==> v20 <==
==> flow/design.v <==
module jt49_dcrm2 #(parameter sw=8) (
    input                clk,
    input                cen,
    input                rst,
    input         [sw-1:0]  din,
    output signed [sw-1:0]  dout
);
localparam dw=10;  
reg  signed [sw+dw:0] integ, exact, error;
reg  signed [sw:0] pre_dout;
reg signed [sw:0] q;
always @(*) begin
    exact = integ+error;
    q = exact[sw+dw:dw];
    pre_dout  = { 1'b0, din } - q;
end
assign dout = pre_dout[sw-1:0];
always @(posedge clk)
    if( rst ) begin
        integ <= {sw+dw+1{1'b0}};
        error <= {sw+dw+1{1'b0}};
    end else if( cen ) begin
        integ <= integ + pre_dout;  
        error <= exact-{q, {dw{1'b0}}};
    end
endmodule
module iir_1st_order
#(
	parameter COEFF_WIDTH = 18,
	parameter COEFF_SCALE = 15,
	parameter DATA_WIDTH  = 16,
	parameter COUNT_BITS  = 10
)
(
	input clk,
	input reset,
	input [COUNT_BITS - 1 : 0] div,
	input signed [COEFF_WIDTH - 1 : 0] A2, B1, B2,
   input signed [DATA_WIDTH - 1 :0] in,
   output [DATA_WIDTH - 1:0] out
);
	reg signed [DATA_WIDTH-1:0] x0,x1,y0;
	reg signed [DATA_WIDTH + COEFF_WIDTH - 1 : 0] out32;
	reg [COUNT_BITS - 1:0] count;
	assign out = y0;
	always @ (*) begin
		out32 <= (B1*x0 + B2*x1) - A2*y0;  
	end
	always @ (posedge clk) begin
		if(reset) begin
			count <= 0;
			x0 <= 0;
			x1 <= 0;
			y0 <= 0;
		end
		else begin
			count <= count + 1'd1;
			if (count == div - 1) begin
					count <= 0;
					y0 <= {out32[DATA_WIDTH + COEFF_WIDTH - 1] , out32[COEFF_SCALE + DATA_WIDTH - 2 : COEFF_SCALE]};
					x1 <= x0;
					x0 <= in;
			end
		end
	end
endmodule  
module iir_2nd_order
#(
	parameter COEFF_WIDTH = 18,
	parameter COEFF_SCALE = 14,
	parameter DATA_WIDTH  = 16,
	parameter COUNT_BITS  = 10
)
(
	input clk,
	input reset,
	input [COUNT_BITS - 1 : 0] div,
	input signed [COEFF_WIDTH - 1 : 0] A2, A3, B1, B2, B3,
   input signed [DATA_WIDTH - 1 : 0] in,
   output [DATA_WIDTH - 1 : 0] out
);
	reg signed [DATA_WIDTH-1 : 0] x0,x1,x2;
	reg signed [DATA_WIDTH-1 : 0] y0,y1;
	reg signed [(DATA_WIDTH + COEFF_WIDTH - 1) : 0] out32;
	reg [COUNT_BITS : 0] count;
	assign out = y0;
	always @ (*) begin
		out32 <= (B1*x0 + B2*x1 + B3*x2) - (A2*y0 + A3*y1);  
	end
	always @ (posedge clk) begin
		if(reset) begin
			count <=  0;
			x0 <= 0;
			x1 <= 0;
			x2 <= 0;
			y0 <= 0;
			y1 <= 0; 
		end
		else begin
			count <= count + 1'd1;
			if (count == div - 1) begin
					count <= 0;
					y1 <= y0;
					y0 <= {out32[DATA_WIDTH + COEFF_WIDTH - 1] , out32[(DATA_WIDTH + COEFF_SCALE - 2) : COEFF_SCALE]};
					x2 <= x1;
					x1 <= x0;
					x0 <= in;
			end
		end
	end
endmodule  
module arkanoid_lpf(
	input clk,
	input reset,
	input signed [15:0] in,
	output signed [15:0] out);
	wire [9:0] div = 10'd256;  
	wire signed [17:0] A2;
	wire signed [17:0] B2;
	wire signed [17:0] B1;
	wire signed [15:0] audio_post_lpf1;
	assign A2 = -18'd18211;
	assign B1 = 18'd7278;
	assign B2 = 18'd7278;
	iir_1st_order lpf6db(.clk(clk),
								.reset(reset),
								.div(div),
								.A2(A2),
								.B1(B1),
								.B2(B2),
								.in(in),
								.out(audio_post_lpf1)); 
	assign out = audio_post_lpf1;
endmodule
module arkanoid_audio
(
	input                clk_48m,
	input                reset,       
	input          [9:0] sound_raw,   
	input                pause,
	input                vol_boost,
	output signed [15:0] sound
);
reg [8:0] div;
always @(posedge clk_48m) begin
	if(!reset)
		div <= 9'd0;
	else
		div <= div + 9'd1;
end
wire dcrm_cen = !div;
wire signed [15:0] sound_dcrm;
jt49_dcrm2 #(16) dcrm
(
	.clk(clk_48m),
	.cen(dcrm_cen),
	.rst(~reset),
	.din({5'd0, sound_raw}),
	.dout(sound_dcrm)
);
wire signed [15:0] sound_filtered;
arkanoid_lpf lpf
(
	.clk(clk_48m),
	.reset(~reset),
	.in(sound_dcrm),
	.out(sound_filtered)
);
assign sound = pause ? 16'd0 : vol_boost ? (sound_filtered <<< 16'd5) : (sound_filtered <<< 16'd4);
endmodule
==> flow/run.sh <==
#!/bin/bash
# the make line also repeats each setting of config.mk as NAME=value (left out here)
make -C /OpenROAD-flow-scripts/flow DESIGN_CONFIG=/design/flow/config.mk WORK_HOME=/design/flow/orfs CLKGATE_MAP_FILE= finish
==> flow/config.mk <==
export PLATFORM = sky130hd
export DESIGN_NAME = arkanoid_audio
export DESIGN_NICKNAME = arkanoid_audio
export VERILOG_FILES = /design/flow/design.v
export SDC_FILE = /design/flow/constraint.sdc
export NUM_CORES = 4
export LEC_CHECK = 0
export CAP_MARGIN = 20
export CORE_MARGIN = 2
export CORE_UTILIZATION = 72
export CTS_CLUSTER_DIAMETER = 400
export CTS_CLUSTER_SIZE = 98
export SETUP_SLACK_MARGIN = 3.62
export SLEW_MARGIN = 20
export TNS_END_PERCENT = 5
==> flow/constraint.sdc <==
create_clock -name core_clock -period 13.3 [get_ports {clk_48m}]
set_input_delay 2.6600 -clock core_clock [delete_from_list [all_inputs] [get_ports {clk_48m}]]
set_output_delay 2.6600 -clock core_clock [all_outputs]
set_load 0.01 [all_outputs]
==> inputs of v24, as changes to v20 <==
Settings changed: ABC_AREA set to 1, CTS_CLUSTER_DIAMETER 400 to not set, CTS_CLUSTER_SIZE 98 to not set, PLACE_DENSITY set to 0.42, SETUP_SLACK_MARGIN 3.62 to 0.97, TNS_END_PERCENT 5 to 15.
==> flow/constraint.sdc (replaced) <==
create_clock -name core_clock -period 8.82 [get_ports {clk_48m}]
set_input_delay 1.7640 -clock core_clock [delete_from_list [all_inputs] [get_ports {clk_48m}]]
set_output_delay 1.7640 -clock core_clock [all_outputs]
set_load 0.01 [all_outputs]
==> inputs of v33, as changes to v20 <==
Settings changed: CORE_UTILIZATION 72 to 61, CTS_CLUSTER_DIAMETER 400 to not set, CTS_CLUSTER_SIZE 98 to not set, SETUP_SLACK_MARGIN 3.62 to 3.41, TNS_END_PERCENT 5 to not set.
==> flow/constraint.sdc (replaced) <==
create_clock -name core_clock -period 13.5 [get_ports {clk_48m}]
set_input_delay 2.7000 -clock core_clock [delete_from_list [all_inputs] [get_ports {clk_48m}]]
set_output_delay 2.7000 -clock core_clock [all_outputs]
set_load 0.01 [all_outputs]
==> inputs of v34, as changes to v20 <==
Settings changed: ABC_AREA set to 1, CORE_UTILIZATION 72 to 67, CTS_CLUSTER_DIAMETER 400 to 146, CTS_CLUSTER_SIZE 98 to 99, SETUP_SLACK_MARGIN 3.62 to 3.85, TNS_END_PERCENT 5 to not set.
==> flow/constraint.sdc (replaced) <==
create_clock -name core_clock -period 20.0 [get_ports {clk_48m}]
set_input_delay 4.0000 -clock core_clock [delete_from_list [all_inputs] [get_ports {clk_48m}]]
set_output_delay 4.0000 -clock core_clock [all_outputs]
set_load 0.01 [all_outputs]
==> results.toml <==
# generated from flow reports
[power_and_ir_drop]
intPower_uw = 857.5

[cts]
cts_post_setup_buffers_inserted = 0

[worst_setup_path]
critPathSlowestCell = "sky130_fd_sc_hd__fa_1"

[synthesis]
synth.cellmix.simpleShare_pct = 10.13

[final_layout]
layoutNonFillerInstCount = 2933
nNonClkInverters = 576
seqCellArea_um2 = 2101

[global_routing]
grt_first_pass_wirelength_mm = 87.26

[min_path]
holdPathEnd = "lpf.lpf6db.count[0]"

[drt]
routed-wl-met3_mm = 2.888
drtIter0Drc = 751
top_routing_layer_in_use = "met4"

[outcome]
status = "finished clean"

[timing]
timing.clock.skew_ps = 20.92
max_slew.worst_pin.slew_ps = 1016

[run]
tool_warnings = 57
That was v33.
==> results.toml <==
# generated from flow reports
[outcome]
status = "failed layout checks"
layout.failed_checks = "negative setup slack"

[global_routing]
grt_first_pass_wirelength_mm = 115.8

[synthesis]
synth.cellmix.simpleShare_pct = 12.89

[run]
tool_warnings = 60

[timing]
setup_ws_ps = -473.0
timing.clock.skew_ps = 20.45
setup_viol_count_final = 14

[min_path]
holdPathEnd = "lpf.lpf6db.count[0]"

[power_and_ir_drop]
intPower_uw = 1467

[final_layout]
seqCellArea_um2 = 2113
That was v24.
==> results.toml <==
# generated from flow reports
[min_path]
holdPathEnd = "dcrm.error[9]"

[drt]
routed-wl-met3_mm = 3.290
drtIter0Drc = 865
top_routing_layer_in_use = "met4"

[power_and_ir_drop]
netSwitchingPower_uw = 711.3
intPower_uw = 882.7

[timing]
max_slew.worst_pin.slew_ps = 1038
timing.clock.skew_ps = 20.48

[outcome]
status = "finished clean"

[final_layout]
nNonClkInverters = 576
seqCellArea_um2 = 2122
layoutNonFillerInstCount = 2869

[synthesis]
synth.cellmix.simpleShare_pct = 10.13

[cts]
cts_post_setup_buffers_inserted = 1

[run]
tool_warnings = 58

[global_routing]
grt_first_pass_wirelength_mm = 87.46

[worst_setup_path]
critPathSlowestCell = "sky130_fd_sc_hd__fa_1"

[die]
placeableCoreArea_um2 = 30430
That was v20.
==> results.toml <==
# generated from flow reports
[outcome]
status = "finished clean"

[drt]
drtIter0Drc = 1360
routed-wl-met3_mm = 3.795

[power_and_ir_drop]
intPower_uw = 637.7

[final_layout]
seqCellArea_um2 = 2082
nNonClkInverters = 770

[global_routing]
grt_first_pass_wirelength_mm = 101.7

[run]
tool_warnings = 56

[synthesis]
synth.cellmix.simpleShare_pct = 12.89

[timing]
max_slew.worst_pin.slew_ps = 886.5

[cts]
cts_post_setup_buffers_inserted = 0
That was v34.
